build 81:
// apb_dut
module apb_dut (
  input  wire        PSEL,
  input  wire        PENABLE,
  input  wire [31:0] PADDR,
  input  wire        PWRITE,
  input  wire [31:0] PWDATA,
  input  wire        PCLK,
  input  wire        PRESET,
  output reg  [31:0] PRDATA,
  output reg         PREADY,
  output reg         PSLVERR
);
Settings: LEC_CHECK=0, ABC_AREA=0, CAP_MARGIN=20, CORE_MARGIN=2, CORE_UTILIZATION=72, CTS_CLUSTER_DIAMETER=204, CTS_CLUSTER_SIZE=47, SETUP_SLACK_MARGIN=0.67, SLEW_MARGIN=20; clock period 2.33 ns.
run.sh (not shown) runs the stock make flow with config.mk's settings and CLKGATE_MAP_FILE=.
The flow ended early for build 81: it failed with a tool error in global routing (5_1_grt).
diff inputs: build 81 => build 94
- ABC_AREA no longer set, was 0
- SETUP_SLACK_MARGIN no longer set, was 0.67
- CTS_CLUSTER_SIZE no longer set, was 47
- CTS_CLUSTER_DIAMETER no longer set, was 204
- CORE_UTILIZATION now 40, was 72
- the clock period (ns, I/O delays scaled along) now 4.19, was 2.33
Findings:
[flow] build 94 | stages: complete | final checks: fail | reason: setup timing. Build 94 vs build 81 — post-CTS setup repair buffer count dropped 101. Re synthesized area: no difference whatsoever between build 81 and build 94. As far as number of cell instances after yosys synthesis is concerned, build 94 and build 81 perform about the same.
The inputs of build 74 differ from those of build 94 as listed below.
- SLEW_MARGIN changed from 20 to 40
- CTS_CLUSTER_DIAMETER newly set to 115
- GPL_ROUTABILITY_DRIVEN newly set to 0
- CAP_MARGIN changed from 20 to 25
- CORE_MARGIN changed from 2 to 5
- HOLD_SLACK_MARGIN newly set to 0.24
- ABC_AREA newly set to 1
- CORE_UTILIZATION changed from 40 to 38
- the clock period (ns, I/O delays scaled along) changed from 4.19 to 4.2
--- outcome ---
Summary of build 94 and build 74: one run falls short of a clean finish, namely build 94.
STATUS run=build 94 STAGES=ALL_DONE FINAL_CHECKS=FAILED CAUSE=setup timing
Looking at multiplexer fraction of the synthesized cell area, build 74 sits 13 points lower than build 94 does.
Looking at wire length of the first global-routing pass, build 74 sits above build 94.
Build 94 → build 74: clock buffer count picked up an extra 5; chip area picked up an extra about 18%.
[compare] base=build 94 new=build 74: clock share of power went up; worst IR drop on VDD went up; clock buffer count from CTS went up; worst setup slack went up.
Taking build 94 as the reference, in build 74 transition time at the pin with the least slew margin fell by 0.44 ns; via count picked up an extra about 35%.
The dominant non-sequential cell family after synthesis comes out simple AND/OR/NAND/NOR gates in one run and multiplexers in the other, namely in build 74 and build 94 respectively.
Relative to build 74, the following input files were edited for build 18:
- swapping 40 for 20 in SLEW_MARGIN
- putting CTS_CLUSTER_SIZE at 47 where nothing was set
- swapping 1 for 0 in ABC_AREA
- putting SETUP_SLACK_MARGIN at 0.69 where nothing was set
- clearing HOLD_SLACK_MARGIN, which used to be 0.24
- swapping 5 for 2 in CORE_MARGIN
- swapping 115 for 204 in CTS_CLUSTER_DIAMETER
- swapping 25 for 20 in CAP_MARGIN
- swapping 38 for 72 in CORE_UTILIZATION
- clearing GPL_ROUTABILITY_DRIVEN, which used to be 0
- swapping 4.2 for 2.33 in the clock period (ns, I/O delays scaled along)
Findings:
Build 74 completed; timing, DRC and antenna clean
global routing (5_1_grt): build 18 exited with error
What build 74 reported for core outline area has to be multiplied by 0.48 to get the figure for build 18.
Changes observed in build 18 relative to build 74: die area fell by about 50%; horizontal die dimension has decreased; initial core utilization shows an increase of 34 points.
Looking at number of distinct library cell variants in the gate-level netlist after synthesis across build 18 and build 74, the one that comes out higher is build 18.
When build 18 is set beside build 74, its multiplexer fraction of the synthesized cell area turns out to be 13 points larger.
| worst setup timing slack at the placement stage | build 18 vs build 74 | worse |
## Diff of input files: build 75 against build 18
- CTS_CLUSTER_DIAMETER: 204 -> unset
- CTS_CLUSTER_SIZE: 47 -> unset
- CORE_UTILIZATION: 72 -> 40
- ABC_AREA: 0 -> unset
- SETUP_SLACK_MARGIN: 0.69 -> unset
- the clock period (ns, I/O delays scaled along): 2.33 -> 4.2
Findings:
Build 75 finished end to end and its layout was clean on timing, DRC and antenna.
Per the comparison of build 75 with build 18, post-DP HPWL has increased, level count of the clock H-tree has increased.
On die area, the lower figure sits with build 18, not build 75.
Build 18 -> build 75: combined area of all synthesized cells delta 0, exact match
The area fraction in compound gates after synthesis was comparable across build 75 and build 18.


== yarrow ==
Starting RTL as in the previous note.
clock: 2.88 ns
lec_check: 0
cap_margin: 20
cell_pad_in_sites_detail_placement: 0
cell_pad_in_sites_global_placement: 0
core_aspect_ratio: 0.64
core_margin: 2
core_utilization: 72
cts_cluster_size: 44
gpl_routability_driven: 0
max_routing_layer: met5
min_routing_layer: met1
place_density_lb_addon: 0.05
setup_slack_margin: 0.83
slew_margin: 35
5_1_grt: yarrow exited with error
Setup changes, yarrow to juniper
- SLEW_MARGIN: 35 -> 20
- CORE_ASPECT_RATIO: 0.64 -> unset
- MIN_ROUTING_LAYER: met1 -> unset
- CELL_PAD_IN_SITES_GLOBAL_PLACEMENT: 0 -> unset
- CORE_UTILIZATION: 72 -> 34
- CTS_CLUSTER_SIZE: 44 -> unset
- GPL_ROUTABILITY_DRIVEN: 0 -> unset
- PLACE_DENSITY_LB_ADDON: 0.05 -> unset
- SETUP_SLACK_MARGIN: 0.83 -> unset
- CELL_PAD_IN_SITES_DETAIL_PLACEMENT: 0 -> unset
- MAX_ROUTING_LAYER: met5 -> unset
- the clock period (ns, I/O delays scaled along): 2.88 -> 4.19
### Flow results
juniper finished all stages; the layout is clean.
yarrow never completed; the flow aborted with a tool error in 5_1_grt.
As far as count of flip-flops with a built-in enable after synthesis goes, yarrow and juniper are indistinguishable; the numbers are identical.
Reported for juniper and yarrow, number of flip-flops and latches in the synthesized netlist turned out identical to the last digit.
On juniper: post-detailed-placement half-perimeter wirelength is 0.79% higher than what yarrow gave.
In juniper relative to yarrow, die area had gone up by more than 100%.
Clock net sink count delta (juniper -> yarrow): insignificant
Compared juniper vs yarrow, and core utilization before placement is down in juniper.
Changes observed in juniper relative to yarrow: number of buffers added by the clock tree synthesis step shows an increase of 16; post-CTS setup buffer count shows a reduction of 82.
From juniper to yarrow, cts-stage hold buffer count did not move at all.
Inputs modified between juniper and violet:
- a change of SLEW_MARGIN from 20 to 40
- an added GPL_ROUTABILITY_DRIVEN of 0
- an added ABC_AREA of 1
- an added CTS_CLUSTER_DIAMETER of 126
- a change of CAP_MARGIN from 20 to 10
- a change of CORE_UTILIZATION from 34 to 38
- an added HOLD_SLACK_MARGIN of 0.24
- a change of CORE_MARGIN from 2 to 9
- a change of the clock period (ns, I/O delays scaled along) from 4.19 to 4.2
==> comparison <==
The higher area of the placeable core of violet and juniper is in juniper. | placement row count | violet vs juniper | about 1.6% lower |. [compare] base=juniper new=violet: power attributed to the clock group went up by 3.7%, synthesized area per cell went down by 8.3 µm². Proportion of cell area occupied by registers, violet and juniper, higher one = juniper. juniper has a lower number of cell instances on the worst register-to-register path than violet. Compared to juniper, the routing of violet uses more wire. From juniper to violet the numbers moved as follows: power went up; pin count of the biggest net entering global routing went up; global-route wire length before repair went up.
[inputs] indigo vs violet
- clearing HOLD_SLACK_MARGIN, which used to be 0.24
- clearing GPL_ROUTABILITY_DRIVEN, which used to be 0
- putting CTS_CLUSTER_SIZE at 98 where nothing was set
- swapping 1 for 0 in ABC_AREA
- putting PLACE_DENSITY at 0.4 where nothing was set
- swapping 126 for 333 in CTS_CLUSTER_DIAMETER
- swapping 9 for 2 in CORE_MARGIN
- swapping 10 for 20 in CAP_MARGIN
- putting SETUP_SLACK_MARGIN at 0.53 where nothing was set
- swapping 38 for 72 in CORE_UTILIZATION
- swapping 40 for 20 in SLEW_MARGIN
- swapping 4.2 for 2.33 in the clock period (ns, I/O delays scaled along)
- On proportion of register bits with asynchronous set or reset after synthesis, indigo and violet are neck and neck.
- Height of the chip of indigo falls short of that of violet by more than a quarter.
- Re chip area line of the yosys report: indigo is 7.9% down on violet.
- Delta(average cell area after synthesis, indigo - violet) > 0
- On indigo: die outline area is 55% lower than what violet gave.
- indigo terminated abnormally: 5_1_grt reported DPL-0033.
- Post-synthesis instance area: indigo and violet compared, higher one is violet
- Against violet, net count of the mapped netlist in indigo fell by more than a quarter.
No activity file was given, so power comes from the tool's default toggle rates.
